## build 26
==> flow/design.v (excerpt) <==
module alu_top (
    input clk,
    input [15:0] a,
    input [15:0] b,
    input [5:0] alufn,
    input fail,
    output reg z,
    output reg v,
    output reg n,
    output reg [15:0] out
  );
Settings: LEC_CHECK=0, ABC_AREA=1, CAP_MARGIN=25, CELL_PAD_IN_SITES_DETAIL_PLACEMENT=2, CELL_PAD_IN_SITES_GLOBAL_PLACEMENT=3, CORE_ASPECT_RATIO=1.89, CORE_MARGIN=2, CORE_UTILIZATION=27, CTS_CLUSTER_DIAMETER=395, CTS_CLUSTER_SIZE=45, GPL_ROUTABILITY_DRIVEN=0, HOLD_SLACK_MARGIN=0.01, MAX_ROUTING_LAYER=met5, PLACE_DENSITY_LB_ADDON=0.16, SLEW_MARGIN=35; clock period 47.4 ns.
run.sh (not shown) runs the stock make flow with config.mk's settings and CLKGATE_MAP_FILE=.
The log for build 26 ends in global routing with error GRT-0116, so the run never completed.
--- input diff build 26..build 52 ---
- setting GPL_TIMING_DRIVEN to 0 for the first time
- setting MIN_ROUTING_LAYER to met2 for the first time
- changing CORE_MARGIN from 2 to 9
- setting SETUP_SLACK_MARGIN to 5.0 for the first time
- changing SLEW_MARGIN from 35 to 10
- changing MAX_ROUTING_LAYER from met5 to met4
[summary]
The final report for build 52 shows a completed flow and a layout that fails verification, specifically negative setup slack. Going from build 26 to build 52, adder-cell area share of the yosys netlist now sits at about the same level, full die area picked up an extra about 7.5%, worst setup timing slack at the placement stage decreased 14.69 ns, width of the die +4.8%.
diff inputs: build 52 => build 30
- CORE_MARGIN: 9 -> 2
- SETUP_SLACK_MARGIN: 5.0 -> unset
- SLEW_MARGIN: 10 -> 20
- CORE_ASPECT_RATIO: 1.89 -> unset
- CORE_UTILIZATION: 27 -> 70
- CTS_CLUSTER_SIZE: 45 -> unset
- CTS_CLUSTER_DIAMETER: 395 -> unset
- MIN_ROUTING_LAYER: met2 -> unset
- ABC_AREA: 1 -> unset
- CELL_PAD_IN_SITES_DETAIL_PLACEMENT: 2 -> unset
- GPL_TIMING_DRIVEN: 0 -> unset
- GPL_ROUTABILITY_DRIVEN: 0 -> unset
- CAP_MARGIN: 25 -> 5
- MAX_ROUTING_LAYER: met4 -> unset
- CELL_PAD_IN_SITES_GLOBAL_PLACEMENT: 3 -> unset
- PLACE_DENSITY_LB_ADDON: 0.16 -> unset
- HOLD_SLACK_MARGIN: 0.01 -> unset
- the clock period (ns, I/O delays scaled along): 47.4 -> 19.9
==> results <==
Status: build 30 FAILED at detailed placement (tool error)
The fraction of the core area occupied by cells at floorplan in build 30 was higher than what build 52 gave.
Async set-or-reset flop fraction in the synthesized netlist: build 30 vs build 52 identical
Diff build 30 and build 52: area after synthesis lower in build 52
Register share after synthesis of build 30 is on par with build 52.
Going from build 52 to build 30, die height decreased 55%, cell count listed in synth_stat.txt dropped 673.
The synthesized-area fraction occupied by xor and xnor cells of build 30 falls short of that of build 52 by 1.0 points.
Compared with build 52, in build 30 yosys-reported design area after synthesis increased about 3.2%; post-synthesis instance total fell by about 10%; area share of fa/ha/maj cells after synthesis has decreased.
Here is what was changed in the inputs of build 38 compared with build 30.
- swapping 5 for 20 in CAP_MARGIN
- swapping 70 for 65 in CORE_UTILIZATION
- swapping 19.9 for 65.6 in the clock period (ns, I/O delays scaled along)
==> results <==
Seen in the log of build 38: GRT-0116 during global routing, after which the run never completed.
Chip footprint, build 38 vs build 30: up by a little under 10%
Diff build 38 and build 30: die boundary width higher in build 38
Between build 38 and build 30, the difference in sequential cell area fraction in the yosys report is negligible.

* * *

The RTL this note starts from:
==> flow/design.v <==
module alu_top (
    input clk,
    input [15:0] a,
    input [15:0] b,
    input [5:0] alufn,
    input fail,
    output reg z,
    output reg v,
    output reg n,
    output reg [15:0] out
  );
  reg [15:0] a_q;
  reg [15:0] b_q;
  reg [5:0] alufn_q;
  reg fail_q;
  wire alu_z;
  wire alu_v;
  wire alu_n;
  wire [15:0] alu_out;
  alu_13 alu (
    .a(a_q),
    .b(b_q),
    .alufn(alufn_q),
    .fail(fail_q),
    .z(alu_z),
    .v(alu_v),
    .n(alu_n),
    .out(alu_out)
  );
  always @(posedge clk) begin
    a_q <= a;
    b_q <= b;
    alufn_q <= alufn;
    fail_q <= fail;
    z <= alu_z;
    v <= alu_v;
    n <= alu_n;
    out <= alu_out;
  end
endmodule

module adder16_15 (
    input [5:0] alufn,
    input [15:0] a,
    input [15:0] b,
    output reg z,
    output reg v,
    output reg n,
    output reg [15:0] addOUT
  );
  reg [15:0] out;
  always @* begin
    out = $signed(a) + $signed(b ^ {5'h10{alufn[0+0-:1]}}) + alufn[0+0-:1];
    addOUT = out;
    z = (~|out);
    v = (a[15+0-:1] & (b[15+0-:1] ^ alufn[0+0-:1]) & ~out[15+0-:1]) | (~a[15+0-:1] & ~(b[15+0-:1] ^ alufn[0+0-:1]) & out[15+0-:1]);
    n = out[15+0-:1];
  end
endmodule
module bool16_16 (
    input [5:0] alufn,
    input [15:0] a,
    input [15:0] b,
    output reg [15:0] boolOUT
  );
  always @* begin
    case (alufn[0+3-:4])
      4'h6: begin
        boolOUT = a ^ b;
      end
      4'h8: begin
        boolOUT = a & b;
      end
      4'ha: begin
        boolOUT = a;
      end
      4'he: begin
        boolOUT = a | b;
      end
      default: begin
        boolOUT = 1'h0;
      end
    endcase
  end
endmodule
module shift16_17 (
    input [5:0] alufn,
    input [15:0] a,
    input [15:0] b,
    output reg [15:0] shiftOUT
  );
  always @* begin
    case (alufn[0+1-:2])
      2'h0: begin
        shiftOUT = a << b;
      end
      2'h1: begin
        shiftOUT = a >> b;
      end
      2'h3: begin
        shiftOUT = $signed(a) >>> $signed(b);
      end
      default: begin
        shiftOUT = a;
      end
    endcase
  end
endmodule
module cmp16_18 (
    input [5:0] alufn,
    input z,
    input v,
    input n,
    output reg [15:0] compOUT
  );
  always @* begin
    case (alufn[1+1-:2])
      2'h1: begin
        compOUT = {15'h0000, z};
      end
      2'h2: begin
        compOUT = {15'h0000, v ^ n};
      end
      2'h3: begin
        compOUT = {15'h0000, z | (v ^ n)};
      end
      default: begin
        compOUT = 1'h0;
      end
    endcase
  end
endmodule
module muldiv16_19 (
    input [5:0] alufn,
    input [15:0] a,
    input [15:0] b,
    output reg z,
    output reg v,
    output reg n,
    output reg [15:0] muldivOUT
  );
  reg [31:0] out;
  always @* begin
    case (alufn[1+1-:2])
      2'h1: begin
        out = $signed(a) * $signed(b);
        z = (~|(out[0+15-:16]));
        if (a != 1'h0 && $signed(out[0+15-:16]) / $signed(a) != $signed(b)) begin
          v = 1'h1;
        end else begin
          v = 1'h0;
        end
        n = a[15+0-:1] ^ b[15+0-:1];
      end
      2'h2: begin
        if (b == 1'h0) begin
          out = 1'h0;
          z = 1'h0;
          v = 1'h0;
          n = 1'h0;
        end else begin
          out = $signed(a) / $signed(b);
          z = (~|(out[0+15-:16]));
          n = a[15+0-:1] ^ b[15+0-:1];
          v = 1'h0;
        end
      end
      2'h3: begin
        if (b == 1'h0) begin
          out = 1'h0;
          z = 1'h0;
          v = 1'h0;
          n = 1'h0;
        end else begin
          out = a - (a / b * b);
          z = (~|(out[0+15-:16]));
          n = out[15+0-:1];
          v = 1'h0;
        end
      end
      default: begin
        out = 1'h0;
        z = 1'h0;
        v = 1'h0;
        n = 1'h0;
      end
    endcase
    muldivOUT = out[0+15-:16];
  end
endmodule
module alu_13 (
    input [15:0] a,
    input [15:0] b,
    input [5:0] alufn,
    input fail,
    output reg z,
    output reg v,
    output reg n,
    output reg [15:0] out
  );
  wire [1-1:0] M_adder16_z;
  wire [1-1:0] M_adder16_v;
  wire [1-1:0] M_adder16_n;
  wire [16-1:0] M_adder16_addOUT;
  reg [6-1:0] M_adder16_alufn;
  reg [16-1:0] M_adder16_a;
  reg [16-1:0] M_adder16_b;
  adder16_15 adder16 (
    .alufn(M_adder16_alufn),
    .a(M_adder16_a),
    .b(M_adder16_b),
    .z(M_adder16_z),
    .v(M_adder16_v),
    .n(M_adder16_n),
    .addOUT(M_adder16_addOUT)
  );
  wire [16-1:0] M_bool16_boolOUT;
  reg [6-1:0] M_bool16_alufn;
  reg [16-1:0] M_bool16_a;
  reg [16-1:0] M_bool16_b;
  bool16_16 bool16 (
    .alufn(M_bool16_alufn),
    .a(M_bool16_a),
    .b(M_bool16_b),
    .boolOUT(M_bool16_boolOUT)
  );
  wire [16-1:0] M_shift16_shiftOUT;
  reg [6-1:0] M_shift16_alufn;
  reg [16-1:0] M_shift16_a;
  reg [16-1:0] M_shift16_b;
  shift16_17 shift16 (
    .alufn(M_shift16_alufn),
    .a(M_shift16_a),
    .b(M_shift16_b),
    .shiftOUT(M_shift16_shiftOUT)
  );
  wire [16-1:0] M_cmp16_compOUT;
  reg [6-1:0] M_cmp16_alufn;
  reg [1-1:0] M_cmp16_z;
  reg [1-1:0] M_cmp16_v;
  reg [1-1:0] M_cmp16_n;
  cmp16_18 cmp16 (
    .alufn(M_cmp16_alufn),
    .z(M_cmp16_z),
    .v(M_cmp16_v),
    .n(M_cmp16_n),
    .compOUT(M_cmp16_compOUT)
  );
  wire [1-1:0] M_muldiv16_z;
  wire [1-1:0] M_muldiv16_v;
  wire [1-1:0] M_muldiv16_n;
  wire [16-1:0] M_muldiv16_muldivOUT;
  reg [6-1:0] M_muldiv16_alufn;
  reg [16-1:0] M_muldiv16_a;
  reg [16-1:0] M_muldiv16_b;
  muldiv16_19 muldiv16 (
    .alufn(M_muldiv16_alufn),
    .a(M_muldiv16_a),
    .b(M_muldiv16_b),
    .z(M_muldiv16_z),
    .v(M_muldiv16_v),
    .n(M_muldiv16_n),
    .muldivOUT(M_muldiv16_muldivOUT)
  );
  reg [15:0] outT;
  always @* begin
    M_adder16_alufn = alufn;
    M_adder16_a = a;
    M_adder16_b = b;
    z = M_adder16_z;
    v = M_adder16_v;
    n = M_adder16_n;
    M_bool16_alufn = alufn;
    M_bool16_a = a;
    M_bool16_b = b;
    M_shift16_alufn = alufn;
    M_shift16_a = a;
    M_shift16_b = b;
    M_cmp16_alufn = alufn;
    M_cmp16_z = M_adder16_z;
    M_cmp16_v = M_adder16_v;
    M_cmp16_n = M_adder16_n;
    M_muldiv16_alufn = alufn;
    M_muldiv16_a = a;
    M_muldiv16_b = b;
    case (alufn[4+1-:2])
      2'h0: begin
        if (alufn[1+1-:2] == 2'h0) begin
          outT = M_adder16_addOUT;
        end else begin
          outT = M_muldiv16_muldivOUT;
          z = M_muldiv16_z;
          v = M_muldiv16_v;
          n = M_muldiv16_n;
        end
      end
      2'h1: begin
        outT = M_bool16_boolOUT;
      end
      2'h2: begin
        outT = M_shift16_shiftOUT;
      end
      2'h3: begin
        outT = M_cmp16_compOUT;
      end
    endcase
    out = outT ^ fail;
  end
endmodule
make LEC_CHECK=0 CAP_MARGIN=15 CELL_PAD_IN_SITES_GLOBAL_PLACEMENT=0 CORE_ASPECT_RATIO=0.94 CORE_MARGIN=2 CORE_UTILIZATION=57 CTS_CLUSTER_SIZE=45 GPL_TIMING_DRIVEN=0 HOLD_SLACK_MARGIN=-0.09 MAX_ROUTING_LAYER=met5 PLACE_DENSITY=0.91 SETUP_SLACK_MARGIN=-2.0 SLEW_MARGIN=20 finish   # period 47.4 ns
The starting point did not get past global routing (GRT-0232).
Then changed:
==> flow/config.mk (replaced) <==
export PLATFORM = sky130hd
export DESIGN_NAME = alu_top
export DESIGN_NICKNAME = alu_top
export VERILOG_FILES = /design/flow/design.v
export SDC_FILE = /design/flow/constraint.sdc
export NUM_CORES = 4
export LEC_CHECK = 0
export CAP_MARGIN = 35
export CORE_MARGIN = 2
export CORE_UTILIZATION = 72
export SLEW_MARGIN = 20
==> flow/constraint.sdc (replaced) <==
create_clock -name core_clock -period 19.9 [get_ports {clk}]
set_input_delay 3.9800 -clock core_clock [delete_from_list [all_inputs] [get_ports {clk}]]
set_output_delay 3.9800 -clock core_clock [all_outputs]
set_load 0.01 [all_outputs]
=> This time the run did not get past detailed placement, error DPL-0038. Die area came out lower by 21%. Synthesized cell count is unchanged. Area after synthesis is unchanged.
